==> flow/design.v (excerpt) <==
module WorkingFinal(input clk, input reset, input wire[15:0] mem_rdata, output wire[15:0] mem_addr, output wire[15:0] mem_wdata, output wire mem_we, output wire halt);
Size in the first run: about 3000 cells after synthesis, roughly 240 flip-flops, ~52 I/O pins.
Settings: LEC_CHECK=0, CAP_MARGIN=10, CELL_PAD_IN_SITES_DETAIL_PLACEMENT=1, CELL_PAD_IN_SITES_GLOBAL_PLACEMENT=2, CORE_MARGIN=2, CORE_UTILIZATION=40, HOLD_SLACK_MARGIN=0.19, PLACE_DENSITY_LB_ADDON=0.02, SLEW_MARGIN=35; clock period 30.0 ns.
run.sh (not shown) runs the stock make flow with config.mk's settings and CLKGATE_MAP_FILE=.
The baseline completed without violations.
Rerun with:
- ABC_AREA: default -> 1
- CAP_MARGIN: 10 -> 20
- CELL_PAD_IN_SITES_DETAIL_PLACEMENT: 1 -> default
- CELL_PAD_IN_SITES_GLOBAL_PLACEMENT: 2 -> default
- CORE_UTILIZATION: 40 -> 64
- HOLD_SLACK_MARGIN: 0.19 -> default
- PLACE_DENSITY_LB_ADDON: 0.02 -> default
- SLEW_MARGIN: 35 -> 20
- clock period: 30.0 -> 39.6 ns (I/O delays scaled with it)
Result:
- clock-buffer cell count rises by 1
- routed wire length is lower by about a fifth
- worst hold slack got worse by 0.012 ns
- fmax decreases by about a fifth
- global-route usage increases by 12 points
- design area went down by roughly a tenth
- flip-flop count stays the same
- register-to-register slack improves by 4.7 ns

* * *

run 1:
WorkingFinal again, from the RTL that the note above started with.
make LEC_CHECK=0 ABC_AREA=1 CAP_MARGIN=20 CORE_ASPECT_RATIO=1.47 CORE_MARGIN=2 CORE_UTILIZATION=72 CTS_CLUSTER_DIAMETER=385 CTS_CLUSTER_SIZE=98 PLACE_DENSITY=0.35 SETUP_SLACK_MARGIN=2.85 SLEW_MARGIN=20 TNS_END_PERCENT=5 finish   # period 15.3 ns
Run status, run 1: aborted in global routing (5_1_grt), error GRT-0116
### run 1 -> run 2
Settings: clearing PLACE_DENSITY, which used to be 0.35; clearing TNS_END_PERCENT, which used to be 5; clearing ABC_AREA, which used to be 1; clearing CTS_CLUSTER_DIAMETER, which used to be 385; clearing CTS_CLUSTER_SIZE, which used to be 98; clearing SETUP_SLACK_MARGIN, which used to be 2.85; clearing CORE_ASPECT_RATIO, which used to be 1.47; swapping 72 for 40 in CORE_UTILIZATION; swapping 15.3 for 30.0 in the clock period (ns, I/O delays scaled along).
### Flow results
Run 2 finished every step from synthesis to the final layout, and the layout passed the timing, design-rule and antenna checks.
The share of synthesized cell area in and, or, nand and nor gates of run 2 falls short of that of run 1 by 7.6 points.
Against run 1 as the reference, run 2 delivers a higher total CTS buffers.
Sort run 2 and run 1 by yosys synthesis chip area asc -> top: run 1
In run 2, the placed cell count came out 418 below the value in run 1.
From run 1 to run 2, maximum level of the CTS H-tree did not move at all.
Run 2 against run 1: multiplexer share of the synthesized area went up, number of core rows went up, placed cell area saw a decrease, number of sinks driven by the clock tree about even, cell area after synthesis +about 5%.
Edits applied to the flow inputs when going from run 2 to run 3:
Settings: changing CORE_UTILIZATION from 40 to 72; setting ABC_AREA to 1 for the first time; changing the clock period (ns, I/O delays scaled along) from 30.0 to 36.0.
==> comparison <==
[run 3] synthesized-area fraction occupied by ao, oa, aoi and oai cells fell 7.0 points relative to run 2. Taking run 2 as the reference, in run 3 count of clock-buffer cells in the layout moved up; core utilization moved up; area fraction of clock buffers and clock inverters moved up.
### run 3 -> run 4
Settings: CORE_UTILIZATION changed from 72 to 57; CTS_CLUSTER_SIZE newly set to 99; the clock period (ns, I/O delays scaled along) changed from 36.0 to 16.5.
Run 4 terminated abnormally: global routing (5_1_grt) reported GRT-0116. Against run 3 as the reference, run 4 delivers a higher sum of net half-perimeters after detailed placement. Run 4 against run 3: post-synthesis cell area stayed essentially flat, number of buffers inserted during clock tree synthesis decreased by 9.1% relative to the old numbers, horizontal die dimension now sits higher.

* * *

lane 1:
WorkingFinal again, from the RTL that the note above started with.
clock: 24.3 ns
lec_check: 0
abc_area: 1
cap_margin: 10
cell_pad_in_sites_detail_placement: 0
cell_pad_in_sites_global_placement: 0
core_margin: 3
core_utilization: 70
cts_cluster_diameter: 342
cts_cluster_size: 80
gpl_routability_driven: 0
hold_slack_margin: 0.05
max_routing_layer: met4
place_density: 0.6
slew_margin: 40
For lane 1, the flow was terminated by a tool error in global routing and produced no final design.
diff inputs: lane 1 => lane 2
Settings: clearing MAX_ROUTING_LAYER, which used to be met4; clearing CTS_CLUSTER_DIAMETER, which used to be 342; clearing CTS_CLUSTER_SIZE, which used to be 80; swapping 70 for 61 in CORE_UTILIZATION; swapping 3 for 2 in CORE_MARGIN; putting SETUP_SLACK_MARGIN at -1.28 where nothing was set; swapping 0.05 for 0.3 in HOLD_SLACK_MARGIN; clearing GPL_ROUTABILITY_DRIVEN, which used to be 0; swapping 10 for 20 in CAP_MARGIN; clearing ABC_AREA, which used to be 1; clearing PLACE_DENSITY, which used to be 0.6; clearing CELL_PAD_IN_SITES_DETAIL_PLACEMENT, which used to be 0; swapping 40 for 20 in SLEW_MARGIN; clearing CELL_PAD_IN_SITES_GLOBAL_PLACEMENT, which used to be 0.
Ran to the end and failed final checks on negative setup slack: lane 2.
Worst setup timing slack at the placement stage delta (lane 2 − lane 1): unfavourable
Relative to lane 1, synthesized chip area reported by yosys increased by about 5% in lane 2.
Between lane 1 and lane 2, the xor and xnor fraction of the mapped netlist area is lower for lane 1.
The post-detailed-placement half-perimeter wirelength reported for lane 2 is greater than that of lane 1 by about 16%.
Inputs modified between lane 2 and lane 3:
Settings: CORE_UTILIZATION now 65, was 61; SETUP_SLACK_MARGIN now 5.0, was -1.28; HOLD_SLACK_MARGIN no longer set, was 0.3; the clock period (ns, I/O delays scaled along) now 30.0, was 24.3.
==> results <==
Status(lane 3) = ERROR, stage = global routing
Setup slack after placement: lane 3 better than lane 2
Re area inside the core boundary: lane 3 and lane 2 aren't equal, and the higher value belongs to lane 2.
Lane 3 against lane 2: detailed-placement wirelength estimate went down 8200 um; initial core utilization went up 3.9 points; die span in x went down 6.2 um; number of buffers inserted during clock tree synthesis went up 2; portion of the post-synthesis area used by sequential elements held.
Compared to lane 2, lane 3 has die outline area 6.0% lower.

* * *

== oak ==
WorkingFinal again, from the RTL that the note above started with.
// WorkingFinal
module WorkingFinal(input clk, input reset, input wire[15:0] mem_rdata, output wire[15:0] mem_addr, output wire[15:0] mem_wdata, output wire mem_we, output wire halt);
Settings: LEC_CHECK=0, ABC_AREA=0, CAP_MARGIN=5, CELL_PAD_IN_SITES_DETAIL_PLACEMENT=2, CORE_ASPECT_RATIO=0.63, CORE_MARGIN=6, CORE_UTILIZATION=40, CTS_CLUSTER_SIZE=13, MAX_ROUTING_LAYER=met5, MIN_ROUTING_LAYER=met1, SETUP_SLACK_MARGIN=0.75, SLEW_MARGIN=40, TNS_END_PERCENT=40; clock period 17.2 ns.
oak got as far as 3_5_place_dp, where a tool error ended the run.
Here is what was changed in the inputs of pine compared with oak.
- MIN_ROUTING_LAYER no longer set, was met1
- SLEW_MARGIN now 20, was 40
- CORE_UTILIZATION now 71, was 40
- TNS_END_PERCENT no longer set, was 40
- CORE_MARGIN now 2, was 6
- ABC_AREA now 1, was 0
- CORE_ASPECT_RATIO no longer set, was 0.63
- CELL_PAD_IN_SITES_DETAIL_PLACEMENT no longer set, was 2
- CTS_CLUSTER_SIZE no longer set, was 13
- CAP_MARGIN now 20, was 5
- SETUP_SLACK_MARGIN no longer set, was 0.75
- MAX_ROUTING_LAYER no longer set, was met5
- the clock period (ns, I/O delays scaled along) now 36.0, was 17.2
Notes after the runs:
pine vs. oak: post-synthesis share of cell area spent on and-or and or-and gates went down by 7.0 points.
On final RePlAce weighted congestion, the higher figure sits with pine, not oak.
Lower post-synthesis chip area from yosys was reported by pine, not oak.
Relative to oak, the pre-placement core utilization of pine is higher by 31 points.
pine reached the final stage; the timing, design-rule and antenna checks on its layout passed.
In the summary table, oak is marked failed, with error DPL-0033 raised in 3_5_place_dp.
Input-level comparison between birch and pine:
- swapping 71 for 53 in CORE_UTILIZATION
- putting CTS_CLUSTER_SIZE at 100 where nothing was set
- swapping 36.0 for 16.4 in the clock period (ns, I/O delays scaled along)
### Flow results
Re area of the mapped netlist: no difference whatsoever between birch and pine. birch got as far as 5_1_grt, where a tool error ended the run. Higher post-placement setup slack among birch and pine: pine. birch — count of cells resized by post-cts repair 188 higher, pine as reference. Synthesized instance count: birch vs pine identical.
Inputs modified between birch and maple:
- swapping 53 for 68 in CORE_UTILIZATION
- swapping 100 for 31 in CTS_CLUSTER_SIZE
- clearing ABC_AREA, which used to be 1
- swapping 16.4 for 29.1 in the clock period (ns, I/O delays scaled along)
--- outcome ---
- The final layout from maple, which completed every stage, passed the timing, design-rule and antenna checks at the end of the flow.
- Chip footprint down 18% in maple wrt birch
- [maple vs birch] cell row count: lower in maple
- Across both runs, post-synthesis instance total was lower for maple than for birch.
- Of maple and birch, it is maple that has the lower post-CTS setup buffer count.
- Relative to birch, the cell area after synthesis of maple is higher by about 5%.
Here is what was changed in the inputs of cedar compared with maple.
- setting SETUP_SLACK_MARGIN to 5.0 for the first time
- removing CTS_CLUSTER_SIZE (formerly 31)
- changing CORE_UTILIZATION from 68 to 65
- changing the clock period (ns, I/O delays scaled along) from 29.1 to 19.3
Findings:
cedar did not finish; the tool stopped in 5_1_grt with error GRT-0232.
Area fraction in mux cells: cedar vs maple, no meaningful difference
Per the comparison of cedar with maple, mean area per synthesized cell level, chip area went up, fraction of the core area occupied by cells at floorplan fell 3.4 points.

* * *

== v1 ==
WorkingFinal again, from the RTL that the note above started with.
clock: 17.2 ns
lec_check: 0
abc_area: 0
cap_margin: 5
cell_pad_in_sites_detail_placement: 2
core_margin: 6
core_utilization: 40
cts_cluster_size: 23
max_routing_layer: met5
min_routing_layer: met1
setup_slack_margin: 0.75
slew_margin: 40
tns_end_percent: 25
The flow ended early for v1: it failed with a tool error in 3_5_place_dp.
#### Input delta (v27 over v1)
==> flow/config.mk <==
export PLATFORM = sky130hd
export DESIGN_NAME = WorkingFinal
export DESIGN_NICKNAME = WorkingFinal
export VERILOG_FILES = /design/flow/design.v
export SDC_FILE = /design/flow/constraint.sdc
export NUM_CORES = 4
export LEC_CHECK = 0
export CAP_MARGIN = 20
export CORE_MARGIN = 2
export CORE_UTILIZATION = 40
export SLEW_MARGIN = 20
==> flow/constraint.sdc <==
create_clock -name core_clock -period 36.0 [get_ports {clk}]
set_input_delay 7.2000 -clock core_clock [delete_from_list [all_inputs] [get_ports {clk}]]
set_output_delay 7.2000 -clock core_clock [all_outputs]
set_load 0.01 [all_outputs]
v27 finished all stages; the layout is clean.
Between v1 and v27, the difference in area fraction in xor and xnor cells is negligible.
Per the comparison of v27 with v1, die extent in x shrank by 3.1%; yosys-reported design area after synthesis closely matched the old numbers; initial core utilization lost 0.54 points; synthesized area stayed essentially flat.
Sort v1 and v27 by number of placement rows asc -> top: v1
Floorplan core area is lower on v1
v27 vs. v1: die area went down by 0.0040 mm².
What v8 does differently from v27 at the input level:
diff --git a/flow/config.mk b/flow/config.mk
--- a/flow/config.mk
+++ b/flow/config.mk
@@ -7,5 +7,5 @@
 export LEC_CHECK = 0
-export CAP_MARGIN = 20
+export CAP_MARGIN = 0
 export CORE_MARGIN = 2
 export CORE_UTILIZATION = 40
-export SLEW_MARGIN = 20
+export SLEW_MARGIN = 0
==> flow/constraint.sdc <==
create_clock -name core_clock -period 30.0 [get_ports {clk}]
set_input_delay 6.0000 -clock core_clock [delete_from_list [all_inputs] [get_ports {clk}]]
set_output_delay 6.0000 -clock core_clock [all_outputs]
set_load 0.01 [all_outputs]
==> results <==
v8 finished every stage and its layout cleared the timing, design-rule and antenna checks.
Diff v27 -> v8: sequential share of layout area fell 0.41 points; data arrival time of the critical path fell 5150 ps.
Cmp v8 vs v27: total length of routed wires higher in v8
Input changes introduced in v41 (baseline for comparison: v8):
diff --git a/flow/config.mk b/flow/config.mk
--- a/flow/config.mk
+++ b/flow/config.mk
@@ -7,5 +7,5 @@
 export LEC_CHECK = 0
-export CAP_MARGIN = 0
+export CAP_MARGIN = 20
 export CORE_MARGIN = 2
-export CORE_UTILIZATION = 40
-export SLEW_MARGIN = 0
+export CORE_UTILIZATION = 49
+export SLEW_MARGIN = 20
==> flow/constraint.sdc <==
create_clock -name core_clock -period 29.0 [get_ports {clk}]
set_input_delay 5.8000 -clock core_clock [delete_from_list [all_inputs] [get_ports {clk}]]
set_output_delay 5.8000 -clock core_clock [all_outputs]
set_load 0.01 [all_outputs]
[summary]
The final layout from v41, which completed every stage, passed the timing, design-rule and antenna checks at the end of the flow.
v8: PASS, flow complete, no timing, DRC or antenna violations
In v41 the layout overhead on the synthesized area turned out 0.45 points higher than in v8.
Going from v8 to v41, transition time of the tightest slew-check pin went down by 220 ps; register-to-register slack now smaller; sequential share of cell area did not really move; period utilization rose by 1.1 points.
The run with more routed wire is v8, not v41.
v41 has total die size below what v8 had.
Capturing element of the worst setup path = HI.D7.Q: v41; capturing element of the worst setup path = PC.D0.Q: v8
Final-layout clock-cell area share, v8 and v41, higher one = v41.

* * *

## sierra
WorkingFinal again, from the RTL that the note above started with.
clock: 16.1 ns
lec_check: 0
cap_margin: 20
core_margin: 2
core_utilization: 50
hold_slack_margin: 0.3
setup_slack_margin: 4.5
slew_margin: 20
Complete run, failing final checks: sierra, reason setup timing.
#### Input delta (harbor over sierra)
Settings: an added CTS_CLUSTER_SIZE of 37; a change of CORE_UTILIZATION from 50 to 70; a change of the clock period (ns, I/O delays scaled along) from 16.1 to 30.8.
[summary]
harbor -> sierra: area of the mapped netlist delta 0, exact match. The synthesized cell count on harbor is in line with that on sierra. The die outline height of harbor is lower than that of sierra. harbor vs. sierra: area of the die went down by 0.014 mm². Placed instance count (lower): harbor. Diff sierra and harbor: effective utilization at floorplan lower in sierra. Global placer's final weighted congestion for harbor: about 3.7% up relative to sierra. harbor | ERROR | global routing.
Edits applied to the flow inputs when going from harbor to garnet:
Settings: SETUP_SLACK_MARGIN removed (was 4.5); HOLD_SLACK_MARGIN removed (was 0.3); CTS_CLUSTER_SIZE removed (was 37); CORE_UTILIZATION changed from 70 to 40; the clock period (ns, I/O delays scaled along) changed from 30.8 to 29.0.
Results
garnet went all the way through the flow, and no timing, DRC or antenna check failed.
The weighted congestion at the end of routability-driven global placement in garnet sits about 5% below the value recorded for harbor.
Note that the instance count after placement with tap cells included recorded for harbor amounts to 0.900 times the value seen in garnet.
Changes observed in garnet relative to harbor: number of cells upsized or downsized after cts -134, post-placement cell area +about 3%, height of the die +32%, buffers inserted during post-CTS setup optimization -72.
garnet against harbor: chip footprint went up about 70%; starting utilization of the core area has decreased.
The inputs of nickel differ from those of garnet as listed below.
Settings: putting CTS_CLUSTER_SIZE at 99 where nothing was set; putting ABC_AREA at 1 where nothing was set; swapping 40 for 64 in CORE_UTILIZATION; swapping 29.0 for 17.9 in the clock period (ns, I/O delays scaled along).
Notes after the runs:
Between garnet and nickel, worst-case setup slack after placement decreased.
nickel vs garnet — number of nets in the synthesized netlist rose 339.
garnet: all stages complete, timing, DRC and antenna checks passed
nickel did not finish: a tool error stopped it during global routing.
Count of cell types in the netlist ends up higher on garnet.
Compared with garnet, nickel shows a initial core utilization that is 25 points higher.
Of garnet and nickel, the run reporting the lower area fraction in xor and xnor cells was nickel.
Delta (nickel minus garnet): fraction of the yosys area taken by sequential cells grew by 1.2 points, area after synthesis shrank by 0.0011 mm².
